== nickel ==
==> flow/design.v (excerpt) <==
    module mips_pipeline(clk, rst, imem_addr, imem_rdata, dmem_addr, dmem_wdata, dmem_we, dmem_rdata);
    input clk, rst;
    output [31:0] imem_addr;
    input  [31:0] imem_rdata;
    output [31:0] dmem_addr, dmem_wdata;
    output dmem_we;
    input  [31:0] dmem_rdata;
    wire [31:0] pc, pc_incr, ID_pc_incr, pc_next, dmem_rdata_w, jump_addr, branch_addr, wd;
    wire [31:0] instr, ID_instr, IF_instr;
    wire [31:0] alu_b, b_tgt, EX_b_tgt;
    wire RegWrite, Branch, PCSrc, RegDst, MemtoReg, MemRead, MemWrite, ALUSrc, Zero, Jump, bne, ID_RegWrite;
    wire [1:0] ALUOp;
    wire [2:0] Operation;
    reg32 PC( .clk(clk), .rst(rst), .d_in(pc_next), .d_out(pc) );
    wire stay;
    wire[31:0] pc_add;
    assign imem_addr = pc;
    assign IF_instr = imem_rdata;
    Hazard hazard( .clk(clk), .rst(rst), .stay(stay), .instr(IF_instr), .instr_out(instr) );
    add32 PCADD( .a(pc), .b(32'd4), .result(pc_incr) );  
    mux2 #(32) STMUX( .sel(stay), .a(pc), .b(pc_incr), .out(pc_add) );
    mux2 #(32) PCMUX( .sel(PCSrc), .a(b_tgt), .b(pc_add), .out(branch_addr) );
    mux2 #(32) JMUX( .sel(Jump), .a(jump_addr), .b(branch_addr), .out(pc_next) );
      reg_IF_ID REG_IF_ID( .clk(clk), .rst(rst), .pc_incr(pc_incr), .instr(instr), .pc_incr_out(ID_pc_incr),   .instr_out(ID_instr));
    wire [1:0] EX_ALUOp;
    wire [5:0] opcode;
    wire [4:0] rs, rt, rd, wn;
    wire [15:0] immed;
    wire [25:0] jumpoffset;
    wire [31:0] ext_immed, EX_pc_incr, EX_instr;
    wire [31:0] rd1, rd2;
    wire ID_MemWrite, EX_RegDst, EX_ALUSrc, EX_MemRead, EX_MemWrite, EX_Branch, EX_MemtoReg, EX_RegWrite;
  ...
For scale: ~160 I/O pins, roughly 72,000 um2 of cells after synthesis.
make LEC_CHECK=0 CAP_MARGIN=30 CELL_PAD_IN_SITES_DETAIL_PLACEMENT=1 CORE_MARGIN=2 CORE_UTILIZATION=27 CTS_CLUSTER_SIZE=31 HOLD_SLACK_MARGIN=0.27 SLEW_MARGIN=25 TNS_END_PERCENT=95 finish   # period 9.79 ns
run.sh (not shown) runs the stock make flow with config.mk's settings and CLKGATE_MAP_FILE=.
From the logs: nickel reached the end of the flow and failed the layout checks with setup timing.
The following lists how cedar was set up differently from nickel:
==> flow/config.mk <==
export PLATFORM = sky130hd
export DESIGN_NAME = mips_pipeline
export DESIGN_NICKNAME = mips_pipeline
export VERILOG_FILES = /design/flow/design.v
export SDC_FILE = /design/flow/constraint.sdc
export NUM_CORES = 4
export LEC_CHECK = 0
export CAP_MARGIN = 20
export CORE_MARGIN = 2
export CORE_UTILIZATION = 60
export HOLD_SLACK_MARGIN = 0.3
export SETUP_SLACK_MARGIN = 1.71
export SLEW_MARGIN = 20
==> flow/constraint.sdc <==
create_clock -name core_clock -period 7.67 [get_ports {clk}]
set_input_delay 1.5340 -clock core_clock [delete_from_list [all_inputs] [get_ports {clk}]]
set_output_delay 1.5340 -clock core_clock [all_outputs]
set_load 0.01 [all_outputs]
[summary]
Across nickel and cedar, no clean finish was achieved. Ran to the end and failed final checks on setup timing: cedar. STATUS run=nickel STAGES=ALL_DONE FINAL_CHECKS=FAILED CAUSE=setup timing. Relative to nickel, the area of placed instances measured on cedar has decreased by a few percent. Summary of cedar over nickel: part of the power in combinational logic fell by 0.2 points; setup slack decreased 1.97 ns; slack of the worst reg-to-reg path fell by 1.97 ns.
Input-level comparison between indigo and cedar:
--- a/flow/config.mk
+++ b/flow/config.mk
@@ -8,6 +8,8 @@
 export CAP_MARGIN = 20
 export CORE_MARGIN = 2
-export CORE_UTILIZATION = 60
+export CORE_UTILIZATION = 61
+export CTS_CLUSTER_SIZE = 41
 export HOLD_SLACK_MARGIN = 0.3
 export SETUP_SLACK_MARGIN = 1.71
 export SLEW_MARGIN = 20
+export TNS_END_PERCENT = 40
==> results <==
- indigo: complete, dirty (setup timing)
- Cell area after layout delta (cedar -> indigo): insignificant
- The wire length of the first global-routing pass reported for indigo is greater than that of cedar by 0.31%.
- indigo against cedar: total power +0.59%, clock-pin transition on the worst setup and hold timing paths closely matched the old numbers, growth of design area from synthesis to finish grew by 0.17 points.
- In the tables for cedar and indigo, pre-CTS setup slack reads lower with indigo.
- Min proportion of power drawn by the clock network across cedar and indigo: cedar
- met3 track demand over resource in global routing up 0.24 points in indigo wrt cedar
Modified inputs, xenon compared to indigo
--- a/flow/config.mk
+++ b/flow/config.mk
@@ -8,8 +8,6 @@
 export CAP_MARGIN = 20
 export CORE_MARGIN = 2
-export CORE_UTILIZATION = 61
-export CTS_CLUSTER_SIZE = 41
-export HOLD_SLACK_MARGIN = 0.3
-export SETUP_SLACK_MARGIN = 1.71
+export CORE_UTILIZATION = 72
+export CTS_CLUSTER_SIZE = 58
+export PLACE_DENSITY = 0.64
 export SLEW_MARGIN = 20
-export TNS_END_PERCENT = 40
==> flow/constraint.sdc <==
create_clock -name core_clock -period 8.1 [get_ports {clk}]
set_input_delay 1.6200 -clock core_clock [delete_from_list [all_inputs] [get_ports {clk}]]
set_output_delay 1.6200 -clock core_clock [all_outputs]
set_load 0.01 [all_outputs]
Findings:
- ~same async set or reset register ratio after synthesis in xenon and indigo
- Diff xenon and indigo: horizontal die size higher in indigo
- From the logs: xenon reached the end of the flow and failed the layout checks with setup timing.
- xenon vs indigo, slew at the pin with the worst max-slew slack went up by 0.0078 ns.
- Against indigo, xenon comes in 6.24 ns higher on final-layout setup total negative slack.
Setup changes, xenon to onyx
--- a/flow/config.mk
+++ b/flow/config.mk
@@ -6,8 +6,9 @@
 export NUM_CORES = 4
 export LEC_CHECK = 0
-export CAP_MARGIN = 20
+export CAP_MARGIN = 30
+export CELL_PAD_IN_SITES_DETAIL_PLACEMENT = 1
 export CORE_MARGIN = 2
-export CORE_UTILIZATION = 72
-export CTS_CLUSTER_SIZE = 58
-export PLACE_DENSITY = 0.64
+export CORE_UTILIZATION = 40
+export HOLD_SLACK_MARGIN = 0.1
 export SLEW_MARGIN = 20
+export TNS_END_PERCENT = 95
==> flow/constraint.sdc <==
create_clock -name core_clock -period 9.79 [get_ports {clk}]
set_input_delay 1.9580 -clock core_clock [delete_from_list [all_inputs] [get_ports {clk}]]
set_output_delay 1.9580 -clock core_clock [all_outputs]
set_load 0.01 [all_outputs]
| onyx | all stages done | FAIL | setup timing |
onyx ends up with higher total wire length than xenon does.
Compare xenon and onyx | TritonCTS buffer count lower: xenon
From xenon to onyx the numbers moved as follows: final net count now larger; count of clock-buffer cells in the layout now larger; non-clock buffer total of the final layout now larger.
On setup violation total in the final timing report: between xenon and onyx, it ends up higher for xenon.
Cell area up 1500 um2 in onyx wrt xenon
Power is estimated from default activity; no workload was simulated.
